$ cat flow/config.mk
export PLATFORM = sky130hd
export DESIGN_NAME = alu_top
export DESIGN_NICKNAME = alu_top
export VERILOG_FILES = /design/flow/design.v
export SDC_FILE = /design/flow/constraint.sdc
export NUM_CORES = 4
export LEC_CHECK = 0
export CAP_MARGIN = 20
export CORE_MARGIN = 2
export CORE_UTILIZATION = 65
export MAX_ROUTING_LAYER = met4
export SLEW_MARGIN = 20
$ cat flow/constraint.sdc
create_clock -name core_clock -period 103.0 [get_ports {CLK}]
set_input_delay 20.6000 -clock core_clock [delete_from_list [all_inputs] [get_ports {CLK}]]
set_output_delay 20.6000 -clock core_clock [all_outputs]
set_load 0.01 [all_outputs]
$ cat flow/design.v
module Decoder_Unit (
    input [1 : 0] DEC_ALU_FUNC,
    output reg DEC_Arith_Enable, DEC_Logic_Enable, DEC_CMP_Enable, DEC_Shift_Enable
);
always @(*) begin
    DEC_Arith_Enable = 1'b0;
    DEC_Logic_Enable = 1'b0;
    DEC_CMP_Enable   = 1'b0;
    DEC_Shift_Enable = 1'b0;
    case (DEC_ALU_FUNC)
        2'b00: DEC_Arith_Enable = 1'b1;
        2'b01: DEC_Logic_Enable = 1'b1;
        2'b10: DEC_CMP_Enable   = 1'b1;
        2'b11: DEC_Shift_Enable = 1'b1;
        default: begin
            DEC_Arith_Enable = 1'b0;
            DEC_Logic_Enable = 1'b0;
            DEC_CMP_Enable   = 1'b0;
            DEC_Shift_Enable = 1'b0; 
    end
    endcase
end
endmodule
module Arithmetic_Unit #(
    parameter A_WIDTH = 16,
    parameter B_WIDTH = 16
) (
    input clk,rst,
    input [A_WIDTH - 1 : 0] A,
    input [B_WIDTH - 1 : 0] B,
    input [1 : 0] Arith_ALU_FUNC,
    input Arith_Enable,
    output reg [A_WIDTH + B_WIDTH - 1 : 0] Arith_OUT,
    output reg Carry_OUT, Arith_Flag       
);
reg [A_WIDTH + B_WIDTH - 1 : 0] ADD_Signal;
always @(posedge clk or negedge rst) begin
    if(!rst) begin 
        Arith_OUT  <=  'b0;
        Carry_OUT  <= 1'b0; 
        Arith_Flag <= 1'b0; 
end
else begin
    Arith_Flag <= Arith_Enable;
    if(Arith_Enable) begin
        case (Arith_ALU_FUNC)
            2'b00: begin
                if (A_WIDTH >= B_WIDTH) begin
                    Arith_OUT <= A + B;
                    {Carry_OUT,ADD_Signal[A_WIDTH - 1 : 0]} <= A + B;
                end
                else begin
                    Arith_OUT <= A + B;
                    {Carry_OUT,ADD_Signal[B_WIDTH - 1 : 0]} <= A + B;
                end
            end
            2'b01: Arith_OUT <= A - B;
            2'b10: Arith_OUT <= A * B;
            2'b11: Arith_OUT <= (B == 0) ? 'b0 : A / B;
            default: begin
                Arith_OUT <=  'b0;
                Carry_OUT <= 1'b0; 
            end
        endcase 
    end
  end
end
endmodule
module Logic_Unit #(
    parameter A_WIDTH = 16,
    parameter B_WIDTH = 16
) (
    input clk,rst,
    input [A_WIDTH - 1 : 0] A,
    input [B_WIDTH - 1 : 0] B,
    input [1 : 0] Logic_ALU_FUNC,
    input Logic_Enable,
    output reg [A_WIDTH + B_WIDTH - 1 : 0] Logic_OUT,
    output reg Logic_Flag       
);
always @(posedge clk or negedge rst) begin
    if(!rst) begin
    Logic_OUT  <= 16'b0;
    Logic_Flag <= 1'b0;
end
else begin
    Logic_Flag <= Logic_Enable;
    if(Logic_Enable) begin
        case (Logic_ALU_FUNC)
            2'b00: Logic_OUT <=   A & B; 
            2'b01: Logic_OUT <=   A | B;
            2'b10: Logic_OUT <= ~(A & B);
            2'b11: Logic_OUT <= ~(A | B);
            default: begin
                Logic_OUT <= 16'b0;
            end
        endcase
    end
  end
end
endmodule
module CMP_Unit #(
    parameter A_WIDTH = 16,
    parameter B_WIDTH = 16
) (
    input clk,rst,
    input [A_WIDTH - 1 : 0] A,
    input [B_WIDTH - 1 : 0] B,    
    input [1 : 0] CMP_ALU_FUNC,
    input CMP_Enable,
    output reg [A_WIDTH + B_WIDTH - 1 : 0] CMP_OUT,
    output reg CMP_Flag       
);
always @(posedge clk or negedge rst) begin
    if(!rst) begin
       CMP_OUT  <= 16'b0;
       CMP_Flag <= 1'b0;
    end
    else begin
    CMP_Flag <= CMP_Enable;    
    if(CMP_Enable) begin
        case (CMP_ALU_FUNC)
            2'b00: CMP_OUT <= 16'b0; 
            2'b01: begin
                if( A == B)
                CMP_OUT <= 16'b1;
                else
                CMP_OUT <= 16'b0;
            end
            2'b10:begin
                if( A > B)
                CMP_OUT <= 16'b10;
                else
                CMP_OUT <= 16'b0;
            end
            2'b11:begin
                if( A < B)
                CMP_OUT <= 16'b11;
                else
                CMP_OUT <= 16'b0;
            end
            default: begin
                CMP_OUT <= 16'b0;
            end
        endcase
    end
  end
end
endmodule
module Shift_Unit #(
    parameter A_WIDTH = 16,
    parameter B_WIDTH = 16
) (
    input clk,rst,
    input [A_WIDTH - 1 : 0] A,
    input [B_WIDTH - 1 : 0] B,
    input [1 : 0] Shift_ALU_FUNC,
    input Shift_Enable,
    output reg [A_WIDTH + B_WIDTH - 1 : 0] Shift_OUT,
    output reg Shift_Flag       
);
always @(posedge clk or negedge rst) begin
  if(!rst) begin
    Shift_OUT  <= 16'b0;
    Shift_Flag <= 1'b0;
end
else begin
    Shift_Flag <= Shift_Enable;
    if(Shift_Enable) begin
        case (Shift_ALU_FUNC)
            2'b00: Shift_OUT <= A >> 1; 
            2'b01: Shift_OUT <= A << 1;
            2'b10: Shift_OUT <= B >> 1;
            2'b11: Shift_OUT <= B << 1;
            default: begin
                Shift_OUT <= 16'b0;
            end
        endcase
    end
  end
end
endmodule
module alu_top #(
    parameter A_WIDTH_TOP = 16,
    parameter B_WIDTH_TOP = 16
) (
    input   CLK,rst,
    input   [3 : 0] ALU_FUNC,
    input   [A_WIDTH_TOP - 1 : 0] A,
    input   [B_WIDTH_TOP - 1 : 0] B,
    output  [A_WIDTH_TOP + B_WIDTH_TOP - 1 : 0] Arith_OUT, Logic_OUT, CMP_OUT,Shift_OUT,
    output  Carry_OUT, Arith_Flag, Logic_Flag, CMP_Flag, Shift_Flag
);
wire Arith_EN, Logic_EN, CMP_EN, Shift_EN;
Decoder_Unit U0 (
    .DEC_ALU_FUNC(ALU_FUNC[3 : 2]),
    .DEC_Arith_Enable(Arith_EN),
    .DEC_Logic_Enable(Logic_EN),
    .DEC_CMP_Enable  (CMP_EN),
    .DEC_Shift_Enable(Shift_EN)
);
Arithmetic_Unit #(.A_WIDTH(A_WIDTH_TOP), .B_WIDTH(B_WIDTH_TOP)) U1 (
    .clk(CLK),
    .rst(rst),
    .A(A),
    .B(B),
    .Arith_ALU_FUNC(ALU_FUNC[1 : 0]),
    .Arith_Enable(Arith_EN),
    .Arith_OUT(Arith_OUT),
    .Carry_OUT(Carry_OUT),
    .Arith_Flag(Arith_Flag)
);
Logic_Unit #(.A_WIDTH(A_WIDTH_TOP), .B_WIDTH(B_WIDTH_TOP)) U2 (
    .clk(CLK),
    .rst(rst),
    .A(A),
    .B(B),
    .Logic_ALU_FUNC(ALU_FUNC[1 : 0]),
    .Logic_Enable(Logic_EN),
    .Logic_OUT(Logic_OUT),
    .Logic_Flag(Logic_Flag)
);
CMP_Unit #(.A_WIDTH(A_WIDTH_TOP), .B_WIDTH(B_WIDTH_TOP)) U3 (
    .clk(CLK),
    .rst(rst),
    .A(A),
    .B(B),
    .CMP_ALU_FUNC(ALU_FUNC[1 : 0]),
    .CMP_Enable(CMP_EN),
    .CMP_OUT(CMP_OUT),
    .CMP_Flag(CMP_Flag)
);
Shift_Unit #(.A_WIDTH(A_WIDTH_TOP), .B_WIDTH(B_WIDTH_TOP)) U4 (
    .clk(CLK),
    .rst(rst),
    .A(A),
    .B(B),
    .Shift_ALU_FUNC(ALU_FUNC[1 : 0]),
    .Shift_Enable(Shift_EN),
    .Shift_OUT(Shift_OUT),
    .Shift_Flag(Shift_Flag)
);
endmodule
$ cat flow/run.sh
#!/bin/bash
# the make line also repeats each setting of config.mk as NAME=value (left out here)
make -C /OpenROAD-flow-scripts/flow DESIGN_CONFIG=/design/flow/config.mk WORK_HOME=/design/flow/orfs CLKGATE_MAP_FILE= finish
==> flow_metrics.rpt, run 1 <==
=== SYNTHESIS / PLACE & ROUTE SUMMARY ===
----------------------------------------------------
[Yosys]
  Warnings from Yosys ........................ 5
  Area share of and-or/or-and cells after synthesis ........................ roughly a quarter
  Syn Area/Cell ........................ roughly 7.6 um^2
  Chip area estimate from yosys synthesis ........................ between 30000 and 40000 um^2
  Dominant combinational cell family by area after synthesis ........................ adder cells
  Simple share ........................ 21.7%
  Library cells used by synthesis ........................ 138
  Number of enable flip-flop cells ........................ 0
  Synth async-reset ratio ........................ approximately 100%
  Commonest cells post-synth ........................ 547 x sky130_fd_sc_hd__nand2_1, 546 x sky130_fd_sc_hd__ha_1, 445 x sky130_fd_sc_hd__nor2_1
  Dominant register cell in the synthesized netlist ........................ sky130_fd_sc_hd__dfrtp_1
  Leading post-synthesis cells by cell area ........................ sky130_fd_sc_hd__ha_1 19%, sky130_fd_sc_hd__fa_1 11%, sky130_fd_sc_hd__nand2_1 5.7%
  Xor/xnor cell area share of the yosys netlist ........................ 6.30%
  Summed instance area of the synthesized netlist ........................ 36100 um^2
  Area share of the largest cell type after synthesis ........................ 18.9%
  Adder share ........................ between 20% and 30%
  Most frequently used cell type in the post-synthesis netlist ........................ sky130_fd_sc_hd__nand2_1
  Post-Syn Instances ........................ 4761
  Sequential cell area fraction in the yosys report ........................ 5.06%
  Yosys cell count ........................ 4761
  Synthesized registers ........................ 73
  Mux share of post-synthesis cell area ........................ 4.92%
  Cell accounting for the most synthesized area ........................ sky130_fd_sc_hd__ha_1

[Layout]
  Post-route design area ........................ about 43000 um^2
  Number of fill cells ........................ 4191
  Nets@finish ........................ 5905
  Layout-stage area growth over the synthesis result ........................ 18.2%

[Placement]
  Placed Area ........................ 39500 um^2
  # port buffers ........................ between 100 and 150
  Worst slack at placement ........................ -2.35 ns
  Final estimated routing congestion in global placement ........................ 1.01
  HPWL reported at the end of detailed placement ........................ 95400 um

[Floorplan]
  Cell Rows ........................ 86
  Ports ........................ 171
  Chip Height ........................ 240 um
  Width of the die ........................ 240 um
  Floorplan Core Area ........................ around 55000 um^2
  Starting Density ........................ 65.6%
  Chip Area ........................ 57400 um^2

[STA]
  Peak clock frequency supported by timing ........................ slightly below 0.01 GHz
  Final slew viol count ........................ 0
  Minimum clock period after layout ........................ 100.58 ns
  Setup WS post-layout ........................ 2.42 ns
  Final Hold Fails ........................ 0
  Worst Skew ........................ 0 ns
  Post-layout period usage of the worst path ........................ 97.7%
  Worst-Margin Slew ........................ 1.14 ns
  Setup violation total in the final timing report ........................ 0
  Normalized max-slew margin ........................ 23.8%

[Critical path]
  Crit path buf inv count ........................ 30
  Destination of the critical timing path ........................ U1.Arith_OUT[0]
  Slowest cell on the critical path ........................ sky130_fd_sc_hd__a211oi_1
  Crit Path Class ........................ primary input to register
  Crit path DRT ........................ 103.26 ns
  Cell repeated most along the worst path ........................ sky130_fd_sc_hd__o21a_1
  Critical path capture point type ........................ register
  Arrival time at the worst endpoint ........................ 100.84 ns
  Worst reg2reg path startpoint ........................ U1.Arith_OUT[0]
  Delay of the slowest cell on the worst path ........................ roughly 0.48 ns
  Critical Path Start Type ........................ primary input
  Minimum setup slack among reg-to-reg paths ........................ 101.31 ns
  Number of cells on the critical path ........................ around 410
  Max FO, Critical Path ........................ 15
  Register-to-Register Path Depth ........................ 6
  CP Launch Point ........................ B[0]
  Destination of the worst register-to-register timing path ........................ U1.Arith_OUT[0]
  Kind of cell adding the most delay to the critical path ........................ AND-OR/OR-AND gates

[Clock tree]
  Total clock buffers created by CTS ........................ 9
  Number of buffers inserted for hold repair after clock tree synthesis ........................ 0
  Num Clock Sinks ........................ 73
  Maximum buffer depth of the clock tree ........................ 2
  Clock transition at path regs ........................ 0.07 ns
  Clock tree from TritonCTS ........................ done
  Number of H-tree levels ........................ 3
  Clock tree root driver cell ........................ sky130_fd_sc_hd__clkbuf_16
  Clk ins delay skew pair ........................ between 0.3 and 0.4 ns

[Global route]
  First-pass GRT wire length ........................ 192000 um
  Number of global-route vias before repair ........................ 34954
  Pin count of the biggest net entering global routing ........................ 55
  Total gr overflow ........................ 0
  Total routing resource utilization after global routing ........................ 43.4%
  Antenna violations before repair ........................ 2

[Routing]
  WL per Instance ........................ 22.0 um
  Iteration tally of the first detailed-router pass ........................ 8
  Vias per cell ........................ ~6.6
  Total routed wirelength ........................ 129000 um
  Via count ........................ 38759
  Drt drc ........................ 0
  Remaining antenna violation count ........................ 0
  Iter 0 DRT Violations ........................ 3814

[Job]
  Number of violations of the max-capacitance limit ........................ 0
  Number of warnings the tools reported ........................ 63

[Status]
  Result of the run ........................ no timing/DRC/antenna violations

[Worst hold path]
  End point of the worst hold path ........................ U4.Shift_OUT[16]
  Hold path start ........................ U4.Shift_OUT[16]
  Hold Path Class ........................ register to register
  Cell depth of the worst min-delay path ........................ 2

----------------------------------------------------
-- timing repair --
action                                  in CTS  in global routing
gates resized                               22                349
buffers inserted                             9                122
pin swaps                                    7                148
endpoints found under the setup margin       1                  3
cloned                                       1                  8
-- cell type report --
type,count,area [um^2],area share (%)
inverter,338,1280,3.00
multi-input combinational,4190,33900,79.4
antenna,2,5.00,0.0117
sequential,73,1830,4.28
timing repair buffer,513,4380,10.3
tap,748,936,2.19
clock inverter,7,126,0.296
clock buffer,9,225,0.528
-- routing by layer --
layer  global-route usage, %  up-vias  wire (um)
li1                        -    17823          -
met4                    14.1        0       5650
met3                    9.53      443      16000
met1                    58.0    18223      51900
met2                    65.1     2270      55700
met5                       -        -          0
-- metrics by stage --
| stage | util (%) | std cells | hold WS (ns) | TNS, ns |
|---|---|---|---|---|
| 3_5_place_dp | 71.7 | 5722 | 0.468 | -2.35 |
| 3_3_place_gp | 71.7 | 5721 | 0.459 | -0.589 |
| 2_1_floorplan | - | 4821 | 0.514 | 0 |
| 6_report | 77.6 | 5880 | 0.482 | 0 |
| 4_1_cts | 72.7 | 5748 | 0.484 | 0 |
| 5_1_grt | 77.6 | 5880 | 0.507 | -1.45 |
==> run 2: changes to the inputs <==
CORE_UTILIZATION = 67   (was 65)
MAX_ROUTING_LAYER = not set   (was met4)
PLACE_DENSITY = 0.4   (was not set)
clock period = 141.0 ns   (was 103.0 ns; I/O delays follow)
==> run 2 against run 1 <==
Against the previous run: area after synthesis unchanged; global-route usage down 3.4 points; core utilization fell by 6.4 points; wire length shrank 13%; setup slack gained 13 ns; count of clock-buffer cells in the layout unchanged; via count decreased by 6.6%; highest routed layer unchanged; sequential cell count unchanged; die area decreased by 2.9%.
==> flow_metrics.rpt, run 2 <==
=== SYNTHESIS / PLACE & ROUTE SUMMARY ===
----------------------------------------------------
[Status]
  Result of the run ........................ no timing/DRC/antenna violations

[Critical path]
  Crit path DRT ........................ 141.24 ns (+37.98 ns)
  Minimum setup slack among reg-to-reg paths ........................ 138.97 ns (+37.66 ns)
  Destination of the worst register-to-register timing path ........................ U1.Arith_OUT[0]
  Kind of cell adding the most delay to the critical path ........................ AND-OR/OR-AND gates
  CP Launch Point ........................ B[5]
  Critical Path Start Type ........................ primary input
  Max FO, Critical Path ........................ 41 (+26)
  Crit Path Class ........................ primary input to register
  Worst reg2reg path startpoint ........................ U1.Arith_OUT[0]
  Destination of the critical timing path ........................ U1.Arith_OUT[0]
  Register-to-Register Path Depth ........................ 6 (unchanged)
  Number of cells on the critical path ........................ 406 (-1.7%)
  Cell repeated most along the worst path ........................ sky130_fd_sc_hd__o21a_1
  Critical path capture point type ........................ register
  Delay of the slowest cell on the worst path ........................ 0.85 ns (+0.37 ns)
  Arrival time at the worst endpoint ........................ 125.61 ns (+24.77 ns)
  Slowest cell on the critical path ........................ sky130_fd_sc_hd__clkdlybuf4s50_1
  Crit path buf inv count ........................ 17 (-43%)

[Yosys]
  Synthesized registers ........................ 73 (unchanged)
  Synth async-reset ratio ........................ 100% (unchanged)
  Cell accounting for the most synthesized area ........................ sky130_fd_sc_hd__ha_1
  Mux share of post-synthesis cell area ........................ 4.92% (unchanged)
  Number of enable flip-flop cells ........................ 0 (unchanged)
  Xor/xnor cell area share of the yosys netlist ........................ 6.30% (unchanged)
  Syn Area/Cell ........................ 7.58 um^2 (unchanged)
  Dominant combinational cell family by area after synthesis ........................ adder cells
  Chip area estimate from yosys synthesis ........................ 36100 um^2 (unchanged)
  Leading post-synthesis cells by cell area ........................ sky130_fd_sc_hd__ha_1 19%, sky130_fd_sc_hd__fa_1 11%, sky130_fd_sc_hd__nand2_1 5.7%
  Post-Syn Instances ........................ 4761 (unchanged)
  Yosys cell count ........................ 4761 (unchanged)
  Library cells used by synthesis ........................ 138 (unchanged)
  Commonest cells post-synth ........................ 547 x sky130_fd_sc_hd__nand2_1, 546 x sky130_fd_sc_hd__ha_1, 445 x sky130_fd_sc_hd__nor2_1
  Most frequently used cell type in the post-synthesis netlist ........................ sky130_fd_sc_hd__nand2_1
  Dominant register cell in the synthesized netlist ........................ sky130_fd_sc_hd__dfrtp_1
  Simple share ........................ 21.7% (unchanged)
  Summed instance area of the synthesized netlist ........................ 36100 um^2 (unchanged)
  Area share of the largest cell type after synthesis ........................ 18.9% (unchanged)
  Sequential cell area fraction in the yosys report ........................ 5.06% (unchanged)
  Area share of and-or/or-and cells after synthesis ........................ 25.2% (unchanged)
  Adder share ........................ 29.9% (unchanged)
  Warnings from Yosys ........................ 5 (unchanged)

[STA]
  Peak clock frequency supported by timing ........................ ~0.0080 GHz
  Worst Skew ........................ 0 ns (unchanged)
  RSZ-0062 raised after global routing ........................ no
  Final Hold Fails ........................ 0 (unchanged)
  Minimum clock period after layout ........................ 125.36 ns
  Normalized max-slew margin ........................ 29.3% (+5.5 points)
  Final slew viol count ........................ 0 (unchanged)
  Worst-Margin Slew ........................ 1.05 ns (-0.0907 ns)
  Post-layout period usage of the worst path ........................ 88.9% (-8.7 points)
  Hold WS ........................ 0.478 ns (-0.00341 ns)
  Total Neg Setup Slack ........................ 0 ns (unchanged)
  Setup violation total in the final timing report ........................ 0 (unchanged)

[Layout]
  Layout-stage area growth over the synthesis result ........................ 5.52%
  FF+latch area ........................ 1830 um^2 (unchanged)
  Number of standard cells in the final layout excluding fillers ........................ 5503 (-6.4%)
  Nets@finish ........................ 5582 (-5.5%)
  Gate Area ........................ 32000 um^2 (-5.4%)
  Number of fill cells ........................ 4576 (+9.2%)

[Floorplan]
  Chip Area ........................ 55700 um^2 (-2.9%)
  Floorplan Core Area ........................ 53500 um^2 (-2.7%)
  Cell Rows ........................ 85 (-1.2%)
  Chip Height ........................ 236 um (-1.5%)
  Starting Density ........................ 67.5% (+1.8 points)
  Ports ........................ 171 (unchanged)
  Width of the die ........................ 236 um (-1.5%)

[Clock tree]
  Clock tree from TritonCTS ........................ done
  Number of H-tree levels ........................ 3 (unchanged)
  Clock transition at path regs ........................ 0.08 ns (about the same)
  Maximum buffer depth of the clock tree ........................ 2 (unchanged)
  Clock tree root driver cell ........................ sky130_fd_sc_hd__clkbuf_16
  Setup bufs post-CTS ........................ 0 (-9)
  Num Clock Sinks ........................ 73 (unchanged)
  Clk ins delay skew pair ........................ 0.38 ns (about the same)
  Total clock buffers created by CTS ........................ 9 (unchanged)
  CTS-repair resized insts ........................ 0 (-100%)
  Number of buffers inserted for hold repair after clock tree synthesis ........................ 0 (unchanged)

[Worst hold path]
  Hold path start ........................ U2.Logic_OUT[5]
  Hold Path Class ........................ register to register
  End point of the worst hold path ........................ U2.Logic_OUT[5]
  Cell depth of the worst min-delay path ........................ 2 (unchanged)

[Global route]
  Pin count of the biggest net entering global routing ........................ 74 (+35%)
  Antenna violations before repair ........................ 0 (-2)
  Number of global-route vias before repair ........................ 33987 (-2.8%)
  Total routing resource utilization after global routing ........................ 40.1% (-3.4 points)
  Total gr overflow ........................ 0 (unchanged)
  First-pass GRT wire length ........................ 182000 um (-5.2%)

[Placement]
  # port buffers ........................ 125 (unchanged)
  Instance count after placement with tap cells included ........................ 5487 (-4.1%)
  Final estimated routing congestion in global placement ........................ 1.01 (-0.18%)
  HPWL reported at the end of detailed placement ........................ 86700 um (-9.0%)

[Routing]
  Total routed wirelength ........................ 113000 um (-13%)
  Via count ........................ 36220 (-6.6%)
  Antenna Cells ........................ 0 (-2)
  Iteration tally of the first detailed-router pass ........................ 8 (unchanged)
  Drt drc ........................ 0 (unchanged)
  Remaining antenna violation count ........................ 0 (unchanged)
  WL per Instance ........................ 20.5 um (-6.8%)
  Vias per cell ........................ 6.58 (-0.15%)
  Iter 0 DRT Violations ........................ 3382 (-11%)

[Job]
  Number of violations of the max-capacitance limit ........................ 0 (unchanged)
  Number of warnings the tools reported ........................ 63 (unchanged)

----------------------------------------------------
==> run 2: layout make-up <==
cell class	instances	area share, %
sequential	73	4.80
tap	696	2.29
multi-input combinational	4184	84.2
inverter	338	3.33
clock buffer	9	0.592
timing repair buffer	196	4.68
clock inverter	7	0.164
==> run 2: per-layer routing <==
metal / vias to the layer above / share of wire, % / global-route usage [%] / wire length (um)
met5: - / 0 / 0 / 0
met4: 0 / 4.0 / 14.4 / 4560
met3: 328 / 11 / 7.47 / 12600
met2: 1890 / 42 / 61.3 / 47300
met1: 16848 / 43 / 56.3 / 48100
li1: 17154 / - / - / -
==> run 2: through the flow <==
stage	setup WS, ns	instance area (um^2)	util, %
2_1_floorplan	25.45	36300	-
3_3_place_gp	20.04	37800	70.6
3_5_place_dp	17.06	37800	70.6
4_1_cts	17.15	38100	71.1
5_1_grt	8.04	38100	71.2
6_report	15.64	38100	71.2
==> run 3: changes to the inputs <==
ABC_AREA = 1   (was not set)
CAP_MARGIN = 15   (was 20)
CORE_MARGIN = 7   (was 2)
CORE_UTILIZATION = 61   (was 67)
CTS_CLUSTER_DIAMETER = 261   (was not set)
CTS_CLUSTER_SIZE = 93   (was not set)
MAX_ROUTING_LAYER = met4   (was not set)
MIN_ROUTING_LAYER = met1   (was not set)
PLACE_DENSITY = not set   (was 0.4)
PLACE_DENSITY_LB_ADDON = 0.01   (was not set)
SETUP_SLACK_MARGIN = 5.0   (was not set)
SLEW_MARGIN = 0   (was 20)
TNS_END_PERCENT = 25   (was not set)
clock period = 166.0 ns   (was 141.0 ns; I/O delays follow)
==> run 3 against run 2 <==
Against the previous run: still clean on timing, DRC and antenna; sequential cell count is the same; setup slack gained 26 ns; via count grew 1.3%; core utilization shrank 6.3 points; critical endpoint unchanged; highest routed layer unchanged.
==> flow_metrics.rpt, run 3 <==
=== SYNTHESIS / PLACE & ROUTE SUMMARY ===
----------------------------------------------------
[Clock tree]
  Setup bufs post-CTS ........................ 0 (unchanged)
  Maximum buffer depth of the clock tree ........................ 2 (unchanged)
  Clock tree root driver cell ........................ sky130_fd_sc_hd__clkbuf_16
  Clk ins delay skew pair ........................ 0.38 ns (about the same)
  Number of buffers inserted for hold repair after clock tree synthesis ........................ 0 (unchanged)
  CTS-repair resized insts ........................ 0 (unchanged)
  Number of H-tree levels ........................ 3 (unchanged)
  Total clock buffers created by CTS ........................ 9 (unchanged)
  Clock tree from TritonCTS ........................ done
  Num Clock Sinks ........................ 73 (unchanged)
  Clock transition at path regs ........................ 0.07 ns (about the same)

[Yosys]
  Dominant register cell in the synthesized netlist ........................ sky130_fd_sc_hd__dfrtp_1
  Yosys cell count ........................ 5746 (+21%)
  Post-Syn Instances ........................ 5746 (+21%)
  Number of enable flip-flop cells ........................ 0 (unchanged)
  Simple share ........................ 29.8% (+8.2 points)
  Synthesized registers ........................ 73 (unchanged)
  Most frequently used cell type in the post-synthesis netlist ........................ sky130_fd_sc_hd__nand2_1
  Area share of the largest cell type after synthesis ........................ 18.4% (-0.57 points)
  Cell accounting for the most synthesized area ........................ sky130_fd_sc_hd__ha_1
  Commonest cells post-synth ........................ 1410 x sky130_fd_sc_hd__nand2_1, 935 x sky130_fd_sc_hd__inv_1, 546 x sky130_fd_sc_hd__ha_1
  Chip area estimate from yosys synthesis ........................ 37200 um^2 (+3.1%)
  Leading post-synthesis cells by cell area ........................ sky130_fd_sc_hd__ha_1 18%, sky130_fd_sc_hd__nand2_1 14%, sky130_fd_sc_hd__fa_1 11%
  Xor/xnor cell area share of the yosys netlist ........................ 6.85% (+0.54 points)
  Sequential cell area fraction in the yosys report ........................ 4.91% (-0.15 points)
  Mux share of post-synthesis cell area ........................ 0.0572% (-4.9 points)
  Dominant combinational cell family by area after synthesis ........................ simple AND/OR/NAND/NOR gates
  Syn Area/Cell ........................ 6.48 um^2 (-15%)
  Synth async-reset ratio ........................ 100% (unchanged)
  Adder share ........................ 28.9% (-1.0 points)
  Library cells used by synthesis ........................ 78 (-43%)
  Area share of and-or/or-and cells after synthesis ........................ 15.7% (-9.6 points)
  Warnings from Yosys ........................ 5 (unchanged)
  Summed instance area of the synthesized netlist ........................ 37200 um^2 (+3.1%)

[Critical path]
  Max FO, Critical Path ........................ 31 (-24%)
  Critical Path Start Type ........................ primary input
  Crit path buf inv count ........................ 134 (+117)
  Arrival time at the worst endpoint ........................ 124.78 ns (-0.83 ns)
  Register-to-Register Path Depth ........................ 2 (-4)
  Destination of the worst register-to-register timing path ........................ U1.Arith_OUT[9]
  Worst reg2reg path startpoint ........................ U1.Arith_OUT[9]
  Delay of the slowest cell on the worst path ........................ 1.06 ns (+0.21 ns)
  Kind of cell adding the most delay to the critical path ........................ AND-OR/OR-AND gates
  Cell repeated most along the worst path ........................ sky130_fd_sc_hd__nand2_1
  Destination of the critical timing path ........................ U1.Arith_OUT[0]
  Slowest cell on the critical path ........................ sky130_fd_sc_hd__clkdlybuf4s50_1
  Number of cells on the critical path ........................ 613 (+51%)
  CP Launch Point ........................ B[3]
  Critical path capture point type ........................ register
  Minimum setup slack among reg-to-reg paths ........................ 165.11 ns (+26.14 ns)
  Crit path DRT ........................ 166.27 ns (+25.03 ns)
  Crit Path Class ........................ primary input to register

[Floorplan]
  Floorplan Core Area ........................ 60400 um^2 (+13%)
  Cell Rows ........................ 90 (+5.9%)
  Starting Density ........................ 61.7% (-5.8 points)
  Width of the die ........................ 261 um (+11%)
  Chip Height ........................ 261 um (+11%)
  Ports ........................ 171 (unchanged)
  Chip Area ........................ 68100 um^2 (+22%)

[STA]
  Final Hold Fails ........................ 0 (unchanged)
  Total Neg Setup Slack ........................ 0 ns (unchanged)
  Worst Skew ........................ 0 ns (unchanged)
  RSZ-0062 raised after global routing ........................ no
  Minimum clock period after layout ........................ between 100 and 150 ns
  Setup violation total in the final timing report ........................ 0 (unchanged)
  Normalized max-slew margin ........................ 24.5% (-4.7 points)
  Final slew viol count ........................ 0 (unchanged)
  Setup WS post-layout ........................ 41.48 ns (+25.85 ns)
  Post-layout period usage of the worst path ........................ 75.0% (-14 points)
  Peak clock frequency supported by timing ........................ 0.00803 GHz
  Hold WS ........................ 0.484 ns (+0.00585 ns)
  Worst-Margin Slew ........................ 1.10 ns (+0.0523 ns)

[Routing]
  Remaining antenna violation count ........................ 0 (unchanged)
  Iter 0 DRT Violations ........................ 2631 (-22%)
  Via count ........................ 36701 (+1.3%)
  Vias per cell ........................ 5.59 (-15%)
  Iteration tally of the first detailed-router pass ........................ 6 (-2)
  Drt drc ........................ 0 (unchanged)
  Total routed wirelength ........................ 113000 um (+0.39%)
  WL per Instance ........................ 17.2 um (-16%)

[Layout]
  Nets@finish ........................ 6557 (+17%)
  Number of fill cells ........................ 5793 (+27%)
  FF+latch area ........................ 1830 um^2 (unchanged)
  Gate Area ........................ 30500 um^2 (-4.8%)
  Layout-stage area growth over the synthesis result ........................ 5.25%

[Global route]
  Antenna violations before repair ........................ 3 (+3)
  Number of global-route vias before repair ........................ 35265 (+3.8%)
  First-pass GRT wire length ........................ 184000 um (+1.0%)
  Total routing resource utilization after global routing ........................ 34.0% (-6.1 points)
  Total gr overflow ........................ 0 (unchanged)
  Pin count of the biggest net entering global routing ........................ 54 (-27%)

[Placement]
  Final estimated routing congestion in global placement ........................ 1.01 (-0.20%)
  Worst slack at placement ........................ 41.82 ns (+24.76 ns)
  HPWL reported at the end of detailed placement ........................ 89300 um (+2.9%)
  # port buffers ........................ 125 (unchanged)

[Worst hold path]
  Cell depth of the worst min-delay path ........................ 2 (unchanged)
  End point of the worst hold path ........................ U1.Arith_OUT[31]
  Hold Path Class ........................ register to register
  Hold path start ........................ U1.Arith_OUT[31]

[Job]
  Number of violations of the max-capacitance limit ........................ 0 (unchanged)
  Number of warnings the tools reported ........................ 61 (-3.2%)

[Status]
  Result of the run ........................ no timing/DRC/antenna violations

----------------------------------------------------
[run 3: metrics by stage]
stage	utilization [%]	std cells	cell area [um^2]
CTS	64.9	6564	39200
finish	64.9	6568	39200
detailed placement	64.4	6548	38900
global route	64.9	6567	39200
floorplan	-	5806	37400
global placement	64.4	6548	38900
[run 3: per-layer routing]
layer | up-vias | track usage [%] | share of wire (%)
li1 | 18440 | - | -
met1 | 16725 | 44.0 | 44
met2 | 1300 | 54.8 | 44
met3 | 236 | 6.03 | 8.5
met4 | 0 | 9.41 | 3.2
met5 | - | - | 0
[run 3: area by class of cell]
| class | count | share of cell area, % |
|---|---|---|
| clock inverters | 7 | 0.153 |
| multi-input cells | 4490 | 77.9 |
| flip-flops and latches | 73 | 4.66 |
| well taps | 782 | 2.50 |
| clock buffers | 9 | 0.575 |
| repair buffers | 192 | 4.47 |
| inverters | 1011 | 9.76 |
| diodes | 4 | 0.0256 |
==> run 4: changes to the inputs <==
CAP_MARGIN = 20   (was 15)
CORE_ASPECT_RATIO = 0.69   (was not set)
CORE_MARGIN = 2   (was 7)
CORE_UTILIZATION = 72   (was 61)
CTS_CLUSTER_DIAMETER = 284   (was 261)
CTS_CLUSTER_SIZE = 100   (was 93)
MAX_ROUTING_LAYER = not set   (was met4)
MIN_ROUTING_LAYER = not set   (was met1)
PLACE_DENSITY = 0.4   (was not set)
PLACE_DENSITY_LB_ADDON = not set   (was 0.01)
SETUP_SLACK_MARGIN = 4.84   (was 5.0)
SLEW_MARGIN = 20   (was 0)
TNS_END_PERCENT = 5   (was 25)
clock period = 92.9 ns   (was 166.0 ns; I/O delays follow)
==> run 4 against run 3 <==
Against the previous run: the run now fails in global routing; area after synthesis did not move; die area decreased by 21%; synthesized cell count stayed put.
==> flow_metrics.rpt, run 4 <==
RUN METRICS
----------------------------------------------------
[Yosys]
  Yosys cell count ........................ 5746 (unchanged)
  Cell accounting for the most synthesized area ........................ sky130_fd_sc_hd__ha_1
  Synth async-reset ratio ........................ 100% (unchanged)
  Chip area estimate from yosys synthesis ........................ 37200 um^2 (unchanged)
  Dominant register cell in the synthesized netlist ........................ sky130_fd_sc_hd__dfrtp_1
  Adder share ........................ 28.9% (unchanged)
  Simple share ........................ 29.8% (unchanged)
  Summed instance area of the synthesized netlist ........................ 37200 um^2 (unchanged)
  Dominant combinational cell family by area after synthesis ........................ simple AND/OR/NAND/NOR gates
  Number of enable flip-flop cells ........................ 0 (unchanged)
  Area share of the largest cell type after synthesis ........................ 18.4% (unchanged)
  Post-Syn Instances ........................ 5746 (unchanged)
  Mux share of post-synthesis cell area ........................ 0.0572% (unchanged)
  Area share of and-or/or-and cells after synthesis ........................ 15.7% (unchanged)
  Commonest cells post-synth ........................ 1410 x sky130_fd_sc_hd__nand2_1, 935 x sky130_fd_sc_hd__inv_1, 546 x sky130_fd_sc_hd__ha_1
  Leading post-synthesis cells by cell area ........................ sky130_fd_sc_hd__ha_1 18%, sky130_fd_sc_hd__nand2_1 14%, sky130_fd_sc_hd__fa_1 11%
  Sequential cell area fraction in the yosys report ........................ 4.91% (unchanged)
  Syn Area/Cell ........................ 6.48 um^2 (unchanged)
  Synthesized registers ........................ 73 (unchanged)
  Warnings from Yosys ........................ 5 (unchanged)
  Xor/xnor cell area share of the yosys netlist ........................ 6.85% (unchanged)
  Library cells used by synthesis ........................ 78 (unchanged)
  Most frequently used cell type in the post-synthesis netlist ........................ sky130_fd_sc_hd__nand2_1

[Floorplan]
  Chip Area ........................ 53600 um^2 (-21%)
  Floorplan Core Area ........................ 51300 um^2 (-15%)
  Starting Density ........................ 72.6% (+11 points)
  Chip Height ........................ 193 um (-26%)
  Ports ........................ 171 (unchanged)
  Width of the die ........................ 278 um (+6.4%)
  Cell Rows ........................ 69 (-23%)

[Status]
  Log Error ........................ [ERROR GRT-0232] Routing congestion too high. Check the congestion heatmap in the GUI.
  Result of the run ........................ did not finish
  Stage reached ........................ global routing

[Clock tree]
  Maximum buffer depth of the clock tree ........................ 2 (unchanged)
  Num Clock Sinks ........................ 73 (unchanged)
  Number of H-tree levels ........................ 3 (unchanged)
  Total clock buffers created by CTS ........................ 9 (unchanged)
  Clock tree root driver cell ........................ sky130_fd_sc_hd__clkbuf_16
  Number of buffers inserted for hold repair after clock tree synthesis ........................ 0 (unchanged)

[Global route]
  Total routing resource utilization after global routing ........................ 99.6%
  Total gr overflow ........................ 2646

[Placement]
  Final estimated routing congestion in global placement ........................ 1.08 (+7.0%)
  HPWL reported at the end of detailed placement ........................ 94300 um (+5.7%)
  # port buffers ........................ 125 (unchanged)

----------------------------------------------------
## run 4: through the flow
stage | setup WS, ns | cells | instance area [um^2] | setup TNS [ns]
floorplan | -0.223 | 5806 | 38300 | -0.223
global placement | -0.180 | 6584 | 40300 | -0.180
detailed placement | -3.95 | 6584 | 40300 | -5.96
CTS | 4.69 | 7080 | 45200 | 0
## run 4: what timing repair did
action / 4_1_cts
buffers inserted: 466
gates resized: 273
gates cloned: 14
setup endpoints to repair: 3
pin swaps: 239
## run 4: routing by layer
layer,overflow,track usage (%)
met1,222,93.4
met2,1559,113
met3,252,90.4
met4,582,107
met5,31,80.0
==> run 5: changes to the inputs <==
CAP_MARGIN = 15   (was 20)
CORE_ASPECT_RATIO = not set   (was 0.69)
CTS_CLUSTER_DIAMETER = 261   (was 284)
CTS_CLUSTER_SIZE = 41   (was 100)
HOLD_SLACK_MARGIN = -0.08   (was not set)
MAX_ROUTING_LAYER = met4   (was not set)
MIN_ROUTING_LAYER = met1   (was not set)
PLACE_DENSITY = not set   (was 0.4)
SETUP_SLACK_MARGIN = 5.0   (was 4.84)
clock period = 88.0 ns   (was 92.9 ns; I/O delays follow)
==> run 5 against run 4 <==
Against the previous run: now fails the layout checks on setup timing; die area about the same; area after synthesis unchanged; synthesized cell count unchanged.
==> flow_metrics.rpt, run 5 <==
=== SYNTHESIS / PLACE & ROUTE SUMMARY ===
----------------------------------------------------
[Clock tree]
  Num Clock Sinks ........................ 73 (unchanged)
  Clk ins delay skew pair ........................ ~0.36 ns
  Maximum buffer depth of the clock tree ........................ 2 (unchanged)
  Clock transition at path regs ........................ 0.08 ns
  Clock tree from TritonCTS ........................ done
  Total clock buffers created by CTS ........................ 9 (unchanged)
  Number of H-tree levels ........................ 3 (unchanged)
  Number of buffers inserted for hold repair after clock tree synthesis ........................ 0 (unchanged)
  Clock tree root driver cell ........................ sky130_fd_sc_hd__clkbuf_16

[Floorplan]
  Cell Rows ........................ 83 (+20%)
  Width of the die ........................ 231 um (-17%)
  Chip Area ........................ 53500 um^2 (about the same)
  Floorplan Core Area ........................ 51200 um^2 (-0.16%)
  Chip Height ........................ 231 um (+20%)
  Starting Density ........................ 72.7% (+0.12 points)
  Ports ........................ 171 (unchanged)

[Status]
  Layout Check Fail Reasons .................... setup timing
  Result of the run ........................ failed layout checks

[Critical path]
  Kind of cell adding the most delay to the critical path ........................ AND-OR/OR-AND gates
  Slowest cell on the critical path ........................ sky130_fd_sc_hd__clkdlybuf4s50_1
  Crit path buf inv count ........................ approximately 130
  Destination of the worst register-to-register timing path ........................ U1.Arith_OUT[13]
  Destination of the critical timing path ........................ U1.Arith_OUT[0]
  Delay of the slowest cell on the worst path ........................ 0.59 ns
  Crit Path Class ........................ primary input to register
  CP Launch Point ........................ B[7]
  Worst reg2reg path startpoint ........................ U1.Arith_OUT[13]
  Minimum setup slack among reg-to-reg paths ........................ 87.03 ns
  Number of cells on the critical path ........................ 624
  Arrival time at the worst endpoint ........................ 90.91 ns
  Register-to-Register Path Depth ........................ 2
  Critical Path Start Type ........................ primary input
  Cell repeated most along the worst path ........................ sky130_fd_sc_hd__nand2_1
  Max FO, Critical Path ........................ 23
  Critical path capture point type ........................ register
  Crit path DRT ........................ 88.26 ns

[Yosys]
  Yosys cell count ........................ 5746 (unchanged)
  Syn Area/Cell ........................ 6.48 um^2 (unchanged)
  Dominant combinational cell family by area after synthesis ........................ simple AND/OR/NAND/NOR gates
  Library cells used by synthesis ........................ 78 (unchanged)
  Leading post-synthesis cells by cell area ........................ sky130_fd_sc_hd__ha_1 18%, sky130_fd_sc_hd__nand2_1 14%, sky130_fd_sc_hd__fa_1 11%
  Summed instance area of the synthesized netlist ........................ 37200 um^2 (unchanged)
  Warnings from Yosys ........................ 5 (unchanged)
  Simple share ........................ 29.8% (unchanged)
  Adder share ........................ 28.9% (unchanged)
  Chip area estimate from yosys synthesis ........................ 37200 um^2 (unchanged)
  Synth async-reset ratio ........................ 100% (unchanged)
  Xor/xnor cell area share of the yosys netlist ........................ 6.85% (unchanged)
  Number of enable flip-flop cells ........................ 0 (unchanged)
  Sequential cell area fraction in the yosys report ........................ 4.91% (unchanged)
  Area share of and-or/or-and cells after synthesis ........................ 15.7% (unchanged)
  Most frequently used cell type in the post-synthesis netlist ........................ sky130_fd_sc_hd__nand2_1
  Commonest cells post-synth ........................ 1410 x sky130_fd_sc_hd__nand2_1, 935 x sky130_fd_sc_hd__inv_1, 546 x sky130_fd_sc_hd__ha_1
  Mux share of post-synthesis cell area ........................ 0.0572% (unchanged)
  Dominant register cell in the synthesized netlist ........................ sky130_fd_sc_hd__dfrtp_1
  Post-Syn Instances ........................ 5746 (unchanged)
  Area share of the largest cell type after synthesis ........................ 18.4% (unchanged)
  Cell accounting for the most synthesized area ........................ sky130_fd_sc_hd__ha_1
  Synthesized registers ........................ 73 (unchanged)

[Routing]
  Iter 0 DRT Violations ........................ 4265
  Vias per cell ........................ 6.02
  Drt drc ........................ 0
  Total routed wirelength ........................ 128000 um
  WL per Instance ........................ between 15 and 20 um
  Remaining antenna violation count ........................ 0
  Iteration tally of the first detailed-router pass ........................ 8
  Via count ........................ a little over 40000

[Worst hold path]
  End point of the worst hold path ........................ U4.Shift_OUT[5]
  Hold Path Class ........................ register to register
  Cell depth of the worst min-delay path ........................ 2
  Hold path start ........................ U4.Shift_OUT[5]

[Global route]
  First-pass GRT wire length ........................ 193000 um
  Total routing resource utilization after global routing ........................ 45.7%
  Total gr overflow ........................ 0
  Pin count of the biggest net entering global routing ........................ 74
  Number of global-route vias before repair ........................ 38923
  Antenna violations before repair ........................ 3

[STA]
  Setup WS post-layout ........................ -2.65 ns
  Final Hold Fails ........................ 0
  Worst Skew ........................ 0 ns
  Post-layout period usage of the worst path ........................ 103%
  Peak clock frequency supported by timing ........................ around 0.011 GHz
  Total Neg Setup Slack ........................ -3.85 ns
  Final slew viol count ........................ 0
  Hold WS ........................ 0.487 ns
  Setup violation total in the final timing report ........................ 2
  Worst-Margin Slew ........................ 1.27 ns
  Normalized max-slew margin ........................ 14.1%
  RSZ-0062 raised after global routing ........................ yes
  Minimum clock period after layout ........................ 90.65 ns

[Layout]
  Number of standard cells in the final layout excluding fillers ........................ between 6000 and 7000
  Layout-stage area growth over the synthesis result ........................ 18.1%
  Number of fill cells ........................ about 3300
  Fraction of the core area covered by cells at the end of the flow ........................ 85.8%
  Nets@finish ........................ 6997
  Post-route design area ........................ around 44000 um^2

[Job]
  Number of violations of the max-capacitance limit ........................ 0
  Number of warnings the tools reported ........................ 66

[Placement]
  # port buffers ........................ 125 (unchanged)
  Instance count after placement with tap cells included ........................ 6759 (+2.7%)
  HPWL reported at the end of detailed placement ........................ 91700 um (-2.8%)
  Placed Area ........................ 41600 um^2 (+3.2%)
  Worst slack at placement ........................ -2.91 ns (+1.04 ns)
  Final estimated routing congestion in global placement ........................ 1.02 (-5.5%)

----------------------------------------------------
-- run 5: final cells by class --
type	count	area (um^2)	area share, %
inverters	1011	3880	8.84
clock inverters	5	86.3	0.196
multi-input cells	4491	31900	72.6
diodes	3	7.51	0.0171
flip-flops and latches	73	1830	4.16
well taps	680	851	1.94
repair buffers	630	5130	11.7
clock buffers	11	243	0.552
repair inverters	1	6.26	0.0142
-- run 5: layer usage --
| layer | share of wire (%) | GRT usage (%) |
|---|---|---|
| met5 | 0 | - |
| met4 | 7.0 | 23.9 |
| met3 | 12 | 11.7 |
| met2 | 44 | 71.8 |
| met1 | 37 | 53.7 |
-- run 5: timing repair --
action | in CTS | in global routing
gates cloned | 1 | 3
endpoints found under the setup margin | 3 | 5
gates resized | 50 | 201
buffers inserted | 43 | 80
pin swaps | 43 | 157
hold endpoints to repair | 0 | 0
==> run 6: changes to the inputs <==
CAP_MARGIN = 40   (was 15)
CORE_ASPECT_RATIO = 0.5   (was not set)
CORE_UTILIZATION = 62   (was 72)
CTS_CLUSTER_DIAMETER = 217   (was 261)
CTS_CLUSTER_SIZE = 100   (was 41)
HOLD_SLACK_MARGIN = not set   (was -0.08)
MAX_ROUTING_LAYER = not set   (was met4)
MIN_ROUTING_LAYER = not set   (was met1)
PLACE_DENSITY = 0.38   (was not set)
SETUP_SLACK_MARGIN = not set   (was 5.0)
clock period = 69.2 ns   (was 88.0 ns; I/O delays follow)
==> run 6 against run 5 <==
Against the previous run: the flow now stops in global routing; area after synthesis is the same; die area grew 16%; synthesized cell count did not move.
==> flow_metrics.rpt, run 6 <==
RUN METRICS
----------------------------------------------------
[Status]
  Result of the run ........................ did not finish
  Stage reached ........................ global routing
  Log Error ........................ [ERROR GRT-0232] Routing congestion too high. Check the congestion heatmap in the GUI.

[Yosys]
  Xor/xnor cell area share of the yosys netlist ........................ 6.85% (unchanged)
  Warnings from Yosys ........................ 5 (unchanged)
  Area share of the largest cell type after synthesis ........................ 18.4% (unchanged)
  Summed instance area of the synthesized netlist ........................ 37200 um^2 (unchanged)
  Cell accounting for the most synthesized area ........................ sky130_fd_sc_hd__ha_1
  Most frequently used cell type in the post-synthesis netlist ........................ sky130_fd_sc_hd__nand2_1
  Syn Area/Cell ........................ 6.48 um^2 (unchanged)
  Leading post-synthesis cells by cell area ........................ sky130_fd_sc_hd__ha_1 18%, sky130_fd_sc_hd__nand2_1 14%, sky130_fd_sc_hd__fa_1 11%
  Dominant combinational cell family by area after synthesis ........................ simple AND/OR/NAND/NOR gates
  Area share of and-or/or-and cells after synthesis ........................ 15.7% (unchanged)
  Mux share of post-synthesis cell area ........................ 0.0572% (unchanged)
  Number of enable flip-flop cells ........................ 0 (unchanged)
  Synthesized registers ........................ 73 (unchanged)
  Sequential cell area fraction in the yosys report ........................ 4.91% (unchanged)
  Simple share ........................ 29.8% (unchanged)
  Commonest cells post-synth ........................ 1410 x sky130_fd_sc_hd__nand2_1, 935 x sky130_fd_sc_hd__inv_1, 546 x sky130_fd_sc_hd__ha_1
  Yosys cell count ........................ 5746 (unchanged)
  Adder share ........................ 28.9% (unchanged)
  Chip area estimate from yosys synthesis ........................ 37200 um^2 (unchanged)
  Library cells used by synthesis ........................ 78 (unchanged)
  Dominant register cell in the synthesized netlist ........................ sky130_fd_sc_hd__dfrtp_1
  Synth async-reset ratio ........................ 100% (unchanged)
  Post-Syn Instances ........................ 5746 (unchanged)

[Floorplan]
  Chip Area ........................ 62100 um^2 (+16%)
  Chip Height ........................ 177 um (-23%)
  Ports ........................ 171 (unchanged)
  Width of the die ........................ 350 um (+51%)
  Floorplan Core Area ........................ 59300 um^2 (+16%)
  Starting Density ........................ 62.8% (-9.9 points)
  Cell Rows ........................ 63 (-24%)

[Clock tree]
  Total clock buffers created by CTS ........................ 9 (unchanged)
  Number of buffers inserted for hold repair after clock tree synthesis ........................ 0 (unchanged)
  Number of H-tree levels ........................ 3 (unchanged)
  Clock tree root driver cell ........................ sky130_fd_sc_hd__clkbuf_16
  Maximum buffer depth of the clock tree ........................ 2 (unchanged)
  Num Clock Sinks ........................ 73 (unchanged)

[Placement]
  Placed Area ........................ 50100 um^2 (+20%)
  Worst slack at placement ........................ -17.16 ns (-14.24 ns)
  # port buffers ........................ 125 (unchanged)
  HPWL reported at the end of detailed placement ........................ 110000 um (+20%)
  Final estimated routing congestion in global placement ........................ 1.04 (+1.9%)

[Global route]
  Total routing resource utilization after global routing ........................ 95.2%
  Total gr overflow ........................ 1895

----------------------------------------------------
run 6: layer usage:
layer,GRT overflow,global-route usage [%]
met5,9,77.6
met4,482,102
met3,115,86.9
met2,1171,108
met1,118,89.6
run 6: what timing repair did:
action / in CTS
gates cloned: 6
setup buffers: 221
pin swaps: 164
gates resized: 171
setup endpoints to repair: 6
run 6: through the flow:
stage | util (%) | hold slack, ns | cells | TNS [ns]
global placement | 84.5 | 0.464 | 7997 | -39.27
CTS | 89.0 | 0.489 | 8241 | -43.09
detailed placement | 84.6 | 0.473 | 7998 | -61.68
floorplan | - | 0.516 | 5806 | -73.23
==> run 7: changes to the inputs <==
CAP_MARGIN = 15   (was 40)
CORE_ASPECT_RATIO = not set   (was 0.5)
CORE_UTILIZATION = 71   (was 62)
CTS_CLUSTER_DIAMETER = 323   (was 217)
CTS_CLUSTER_SIZE = 59   (was 100)
MAX_ROUTING_LAYER = met4   (was not set)
PLACE_DENSITY = 0.66   (was 0.38)
TNS_END_PERCENT = not set   (was 5)
clock period = 136.0 ns   (was 69.2 ns; I/O delays follow)
==> run 7 against run 6 <==
Against the previous run: the run now finishes clean; synthesized cell count did not move; area after synthesis did not move; die area fell by 13%.
==> flow_metrics.rpt, run 7 <==
=== SYNTHESIS / PLACE & ROUTE SUMMARY ===
----------------------------------------------------
[Yosys]
  Simple share ........................ 29.8% (unchanged)
  Sequential cell area fraction in the yosys report ........................ 4.91% (unchanged)
  Warnings from Yosys ........................ 5 (unchanged)
  Dominant combinational cell family by area after synthesis ........................ simple AND/OR/NAND/NOR gates
  Yosys cell count ........................ 5746 (unchanged)
  Adder share ........................ 28.9% (unchanged)
  Area share of the largest cell type after synthesis ........................ 18.4% (unchanged)
  Mux share of post-synthesis cell area ........................ 0.0572% (unchanged)
  Syn Area/Cell ........................ 6.48 um^2 (unchanged)
  Cell accounting for the most synthesized area ........................ sky130_fd_sc_hd__ha_1
  Chip area estimate from yosys synthesis ........................ 37200 um^2 (unchanged)
  Library cells used by synthesis ........................ 78 (unchanged)
  Leading post-synthesis cells by cell area ........................ sky130_fd_sc_hd__ha_1 18%, sky130_fd_sc_hd__nand2_1 14%, sky130_fd_sc_hd__fa_1 11%
  Area share of and-or/or-and cells after synthesis ........................ 15.7% (unchanged)
  Xor/xnor cell area share of the yosys netlist ........................ 6.85% (unchanged)
  Commonest cells post-synth ........................ 1410 x sky130_fd_sc_hd__nand2_1, 935 x sky130_fd_sc_hd__inv_1, 546 x sky130_fd_sc_hd__ha_1
  Synthesized registers ........................ 73 (unchanged)
  Synth async-reset ratio ........................ 100% (unchanged)
  Summed instance area of the synthesized netlist ........................ 37200 um^2 (unchanged)
  Post-Syn Instances ........................ 5746 (unchanged)
  Most frequently used cell type in the post-synthesis netlist ........................ sky130_fd_sc_hd__nand2_1
  Number of enable flip-flop cells ........................ 0 (unchanged)
  Dominant register cell in the synthesized netlist ........................ sky130_fd_sc_hd__dfrtp_1

[Routing]
  Via count ........................ 37527
  Vias per cell ........................ 5.81
  Iter 0 DRT Violations ........................ 3084
  WL per Instance ........................ 17.3 um
  Total routed wirelength ........................ between 100000 and 150000 um
  Drt drc ........................ 0
  Remaining antenna violation count ........................ 0
  Iteration tally of the first detailed-router pass ........................ 6

[Job]
  Number of violations of the max-capacitance limit ........................ 0
  Number of warnings the tools reported ........................ 63

[Placement]
  # port buffers ........................ 125 (unchanged)
  HPWL reported at the end of detailed placement ........................ 87400 um (-21%)
  Placed Area ........................ 38700 um^2 (-23%)
  Instance count after placement with tap cells included ........................ 6442 (-19%)
  Final estimated routing congestion in global placement ........................ 1.02 (-2.0%)
  Worst slack at placement ........................ 17.33 ns (+34.49 ns)

[Critical path]
  Crit path DRT ........................ between 100 and 150 ns
  Worst reg2reg path startpoint ........................ U1.Arith_OUT[9]
  Number of cells on the critical path ........................ 610
  Cell repeated most along the worst path ........................ sky130_fd_sc_hd__nand2_1
  Destination of the worst register-to-register timing path ........................ U1.Arith_OUT[9]
  Kind of cell adding the most delay to the critical path ........................ AND-OR/OR-AND gates
  Crit Path Class ........................ primary input to register
  Destination of the critical timing path ........................ U1.Arith_OUT[0]
  Delay of the slowest cell on the worst path ........................ 1.07 ns
  CP Launch Point ........................ B[3]
  Arrival time at the worst endpoint ........................ approximately 120 ns
  Critical Path Start Type ........................ primary input
  Slowest cell on the critical path ........................ sky130_fd_sc_hd__clkdlybuf4s50_1
  Register-to-Register Path Depth ........................ 2
  Max FO, Critical Path ........................ 31
  Minimum setup slack among reg-to-reg paths ........................ 135.09 ns
  Crit path buf inv count ........................ 132
  Critical path capture point type ........................ register

[Floorplan]
  Cell Rows ........................ 83 (+32%)
  Chip Height ........................ 233 um (+31%)
  Starting Density ........................ 72.1% (+9.3 points)
  Floorplan Core Area ........................ 51600 um^2 (-13%)
  Chip Area ........................ 54300 um^2 (-13%)
  Ports ........................ 171 (unchanged)
  Width of the die ........................ 233 um (-34%)

[STA]
  Worst-Margin Slew ........................ 1.17 ns
  Normalized max-slew margin ........................ 20.9%
  Peak clock frequency supported by timing ........................ between 0.008 and 0.009 GHz
  RSZ-0062 raised after global routing ........................ no
  Final slew viol count ........................ 0
  Minimum clock period after layout ........................ 119.62 ns
  Post-layout period usage of the worst path ........................ 88.0%
  Worst Skew ........................ 0 ns
  Final Hold Fails ........................ 0
  Setup WS post-layout ........................ 16.38 ns
  Setup violation total in the final timing report ........................ 0
  Hold WS ........................ 0.484 ns
  Total Neg Setup Slack ........................ 0 ns

[Status]
  Result of the run ........................ no timing/DRC/antenna violations

[Global route]
  First-pass GRT wire length ........................ ~180000 um
  Number of global-route vias before repair ........................ 35282
  Antenna violations before repair ........................ 1
  Total gr overflow ........................ 0
  Total routing resource utilization after global routing ........................ 42.6%
  Pin count of the biggest net entering global routing ........................ 74

[Clock tree]
  Clock transition at path regs ........................ 0.07 ns
  Setup bufs post-CTS ........................ 0 (-100%)
  Number of H-tree levels ........................ 3 (unchanged)
  Num Clock Sinks ........................ 73 (unchanged)
  Total clock buffers created by CTS ........................ 9 (unchanged)
  Maximum buffer depth of the clock tree ........................ 2 (unchanged)
  Clk ins delay skew pair ........................ 0.38 ns
  Number of buffers inserted for hold repair after clock tree synthesis ........................ 0 (unchanged)
  Clock tree from TritonCTS ........................ done
  Clock tree root driver cell ........................ sky130_fd_sc_hd__clkbuf_16
  CTS-repair resized insts ........................ 0 (-100%)

[Layout]
  Number of fill cells ........................ 4353
  Layout-stage area growth over the synthesis result ........................ 4.81%
  Nets@finish ........................ 6553
  Post-route design area ........................ 39000 um^2
  Number of standard cells in the final layout excluding fillers ........................ 6460

[Worst hold path]
  End point of the worst hold path ........................ U1.Arith_OUT[19]
  Hold path start ........................ U1.Arith_OUT[19]
  Cell depth of the worst min-delay path ........................ 2
  Hold Path Class ........................ register to register

----------------------------------------------------
run 7: metal layers:
metal / part of all wire [%] / global-route usage, %
met3: 11 / 9.23
met1: 41 / 52.6
met5: 0 / -
met4: 5.1 / 19.0
met2: 43 / 66.6
run 7: stage by stage:
step	utilization (%)
after CTS	75.6
after global routing	75.6
final	75.6
after global placement	75.0
after floorplan	-
after detailed placement	75.0
run 7: final cells by class:
type | instances | area (um^2) | area share, %
Sequential cell | 73 | 1830 | 4.68
Multi-Input combinational cell | 4490 | 30500 | 78.2
Tap cell | 680 | 851 | 2.18
Clock inverter | 7 | 60.1 | 0.154
Timing Repair Buffer | 188 | 1730 | 4.42
Clock buffer | 9 | 225 | 0.577
Antenna cell | 2 | 5.00 | 0.0128
Inverter | 1011 | 3820 | 9.80
==> run 8: changes to the inputs <==
CAP_MARGIN = 20   (was 15)
CORE_UTILIZATION = 72   (was 71)
CTS_CLUSTER_DIAMETER = not set   (was 323)
CTS_CLUSTER_SIZE = not set   (was 59)
MAX_ROUTING_LAYER = not set   (was met4)
PLACE_DENSITY = not set   (was 0.66)
clock period = 204.0 ns   (was 136.0 ns; I/O delays follow)
==> run 8 against run 7 <==
Against the previous run: still clean on timing, DRC and antenna; core utilization grew 0.67 points; critical path type unchanged; final area is essentially flat; critical endpoint unchanged; cell count is the same; highest routed layer unchanged; sequential cell count is the same; critical path depth shrank 1; register-to-register slack gained 68 ns; global-route usage shrank 1.4 points; first-iteration DRC count shrank 2.1%.
==> flow_metrics.rpt, run 8 <==
=== SYNTHESIS / PLACE & ROUTE SUMMARY ===
----------------------------------------------------
[Status]
  Result of the run ........................ no timing/DRC/antenna violations

[Global route]
  Pin count of the biggest net entering global routing ........................ 69 (-6.8%)
  First-pass GRT wire length ........................ 179000 um (-0.75%)
  Total gr overflow ........................ 0 (unchanged)
  Number of global-route vias before repair ........................ 35775 (+1.4%)
  Total routing resource utilization after global routing ........................ 41.1% (-1.4 points)

[Job]
  Number of warnings the tools reported ........................ 63 (unchanged)
  Number of violations of the max-capacitance limit ........................ 0 (unchanged)

[Floorplan]
  Cell Rows ........................ 83 (unchanged)
  Ports ........................ 171 (unchanged)
  Floorplan Core Area ........................ 51200 um^2 (-0.80%)
  Chip Height ........................ 231 um (-0.68%)
  Starting Density ........................ 72.7% (+0.58 points)
  Width of the die ........................ 231 um (-0.68%)
  Chip Area ........................ 53500 um^2 (-1.4%)

[Clock tree]
  Number of H-tree levels ........................ 3 (unchanged)
  Num Clock Sinks ........................ 73 (unchanged)
  Total clock buffers created by CTS ........................ 9 (unchanged)
  Clock tree from TritonCTS ........................ done
  CTS-repair resized insts ........................ 0 (unchanged)
  Number of buffers inserted for hold repair after clock tree synthesis ........................ 0 (unchanged)
  Clk ins delay skew pair ........................ 0.38 ns (about the same)

[STA]
  Final slew viol count ........................ 0 (unchanged)
  Worst-Margin Slew ........................ 1.05 ns (-0.121 ns)
  Setup violation total in the final timing report ........................ 0 (unchanged)
  Peak clock frequency supported by timing ........................ around 0.0075 GHz
  Setup WS post-layout ........................ 71.54 ns (+55.16 ns)
  RSZ-0062 raised after global routing ........................ no
  Post-layout period usage of the worst path ........................ 64.9% (-23 points)
  Worst Skew ........................ 0 ns (unchanged)
  Total Neg Setup Slack ........................ 0 ns (unchanged)
  Final Hold Fails ........................ 0 (unchanged)
  Minimum clock period after layout ........................ around 130 ns
  Normalized max-slew margin ........................ 28.0% (+7.1 points)

[Critical path]
  Worst reg2reg path startpoint ........................ U2.Logic_OUT[30]
  Max FO, Critical Path ........................ 31 (unchanged)
  Arrival time at the worst endpoint ........................ 132.73 ns (+12.85 ns)
  Delay of the slowest cell on the worst path ........................ 1.02 ns (-0.05 ns)
  Kind of cell adding the most delay to the critical path ........................ AND-OR/OR-AND gates
  Cell repeated most along the worst path ........................ sky130_fd_sc_hd__nand2_1
  Register-to-Register Path Depth ........................ 2 (unchanged)
  Crit Path Class ........................ primary input to register
  Crit path DRT ........................ 204.27 ns (+68.01 ns)
  Number of cells on the critical path ........................ 609 (-0.16%)
  Critical Path Start Type ........................ primary input
  Destination of the critical timing path ........................ U1.Arith_OUT[0]
  CP Launch Point ........................ B[2]
  Crit path buf inv count ........................ 134 (+1.5%)
  Destination of the worst register-to-register timing path ........................ U2.Logic_OUT[30]

[Yosys]
  Summed instance area of the synthesized netlist ........................ 37200 um^2 (unchanged)
  Area share of the largest cell type after synthesis ........................ 18.4% (unchanged)
  Leading post-synthesis cells by cell area ........................ sky130_fd_sc_hd__ha_1 18%, sky130_fd_sc_hd__nand2_1 14%, sky130_fd_sc_hd__fa_1 11%
  Library cells used by synthesis ........................ 78 (unchanged)
  Dominant register cell in the synthesized netlist ........................ sky130_fd_sc_hd__dfrtp_1
  Commonest cells post-synth ........................ 1410 x sky130_fd_sc_hd__nand2_1, 935 x sky130_fd_sc_hd__inv_1, 546 x sky130_fd_sc_hd__ha_1
  Cell accounting for the most synthesized area ........................ sky130_fd_sc_hd__ha_1
  Dominant combinational cell family by area after synthesis ........................ simple AND/OR/NAND/NOR gates
  Mux share of post-synthesis cell area ........................ 0.0572% (unchanged)
  Post-Syn Instances ........................ 5746 (unchanged)
  Xor/xnor cell area share of the yosys netlist ........................ 6.85% (unchanged)
  Sequential cell area fraction in the yosys report ........................ 4.91% (unchanged)
  Number of enable flip-flop cells ........................ 0 (unchanged)
  Chip area estimate from yosys synthesis ........................ 37200 um^2 (unchanged)
  Simple share ........................ 29.8% (unchanged)
  Syn Area/Cell ........................ 6.48 um^2 (unchanged)
  Synth async-reset ratio ........................ 100% (unchanged)
  Adder share ........................ 28.9% (unchanged)
  Warnings from Yosys ........................ 5 (unchanged)

[Worst hold path]
  Hold Path Class ........................ register to register
  Hold path start ........................ U4.Shift_OUT[5]
  Cell depth of the worst min-delay path ........................ 2 (unchanged)
  End point of the worst hold path ........................ U4.Shift_OUT[5]

[Routing]
  Vias per cell ........................ 5.79 (-0.40%)
  Remaining antenna violation count ........................ 0 (unchanged)
  Total routed wirelength ........................ 110000 um (-1.4%)
  Iter 0 DRT Violations ........................ 3018 (-2.1%)
  Antenna Cells ........................ 0 (-2)
  WL per Instance ........................ 17.0 um (-1.4%)
  Via count ........................ 37378 (-0.40%)
  Drt drc ........................ 0 (unchanged)

[Layout]
  FF+latch area ........................ 1830 um^2 (unchanged)
  Gate Area ........................ 30500 um^2 (unchanged)
  Post-route design area ........................ 39000 um^2 (about the same)
  Number of fill cells ........................ 4315 (-0.87%)

[Placement]
  Worst slack at placement ........................ 72.41 ns (+55.07 ns)
  HPWL reported at the end of detailed placement ........................ 86500 um (-0.96%)
  Final estimated routing congestion in global placement ........................ 1.03 (+0.50%)
  # port buffers ........................ 125 (unchanged)
  Placed Area ........................ 38700 um^2 (about the same)

----------------------------------------------------
==> run 8: layout make-up <==
cell class / instances / area share, %
Inverter: 1011 / 9.79
Sequential cell: 73 / 4.68
Clock buffer: 9 / 0.577
Multi-Input combinational cell: 4490 / 78.1
Clock inverter: 7 / 0.157
Timing Repair Buffer: 190 / 4.50
Tap cell: 680 / 2.18
==> run 8: layer usage <==
metal,track usage (%),vias up,part of all wire [%]
met4,17.8,0,5.1
met2,66.4,1713,43
met1,52.7,16862,41
li1,-,18422,-
met3,9.09,381,11
met5,0,-,0
==> run 8: through the flow <==
step                      util [%]  hold slack [ns]  instances
final                         76.2            0.484       6460
after global routing          76.2            0.499       6460
after CTS                     76.2            0.491       6459
after detailed placement      75.6            0.473       6443
after global placement        75.6            0.468       6443
after floorplan                  -            0.516       5806
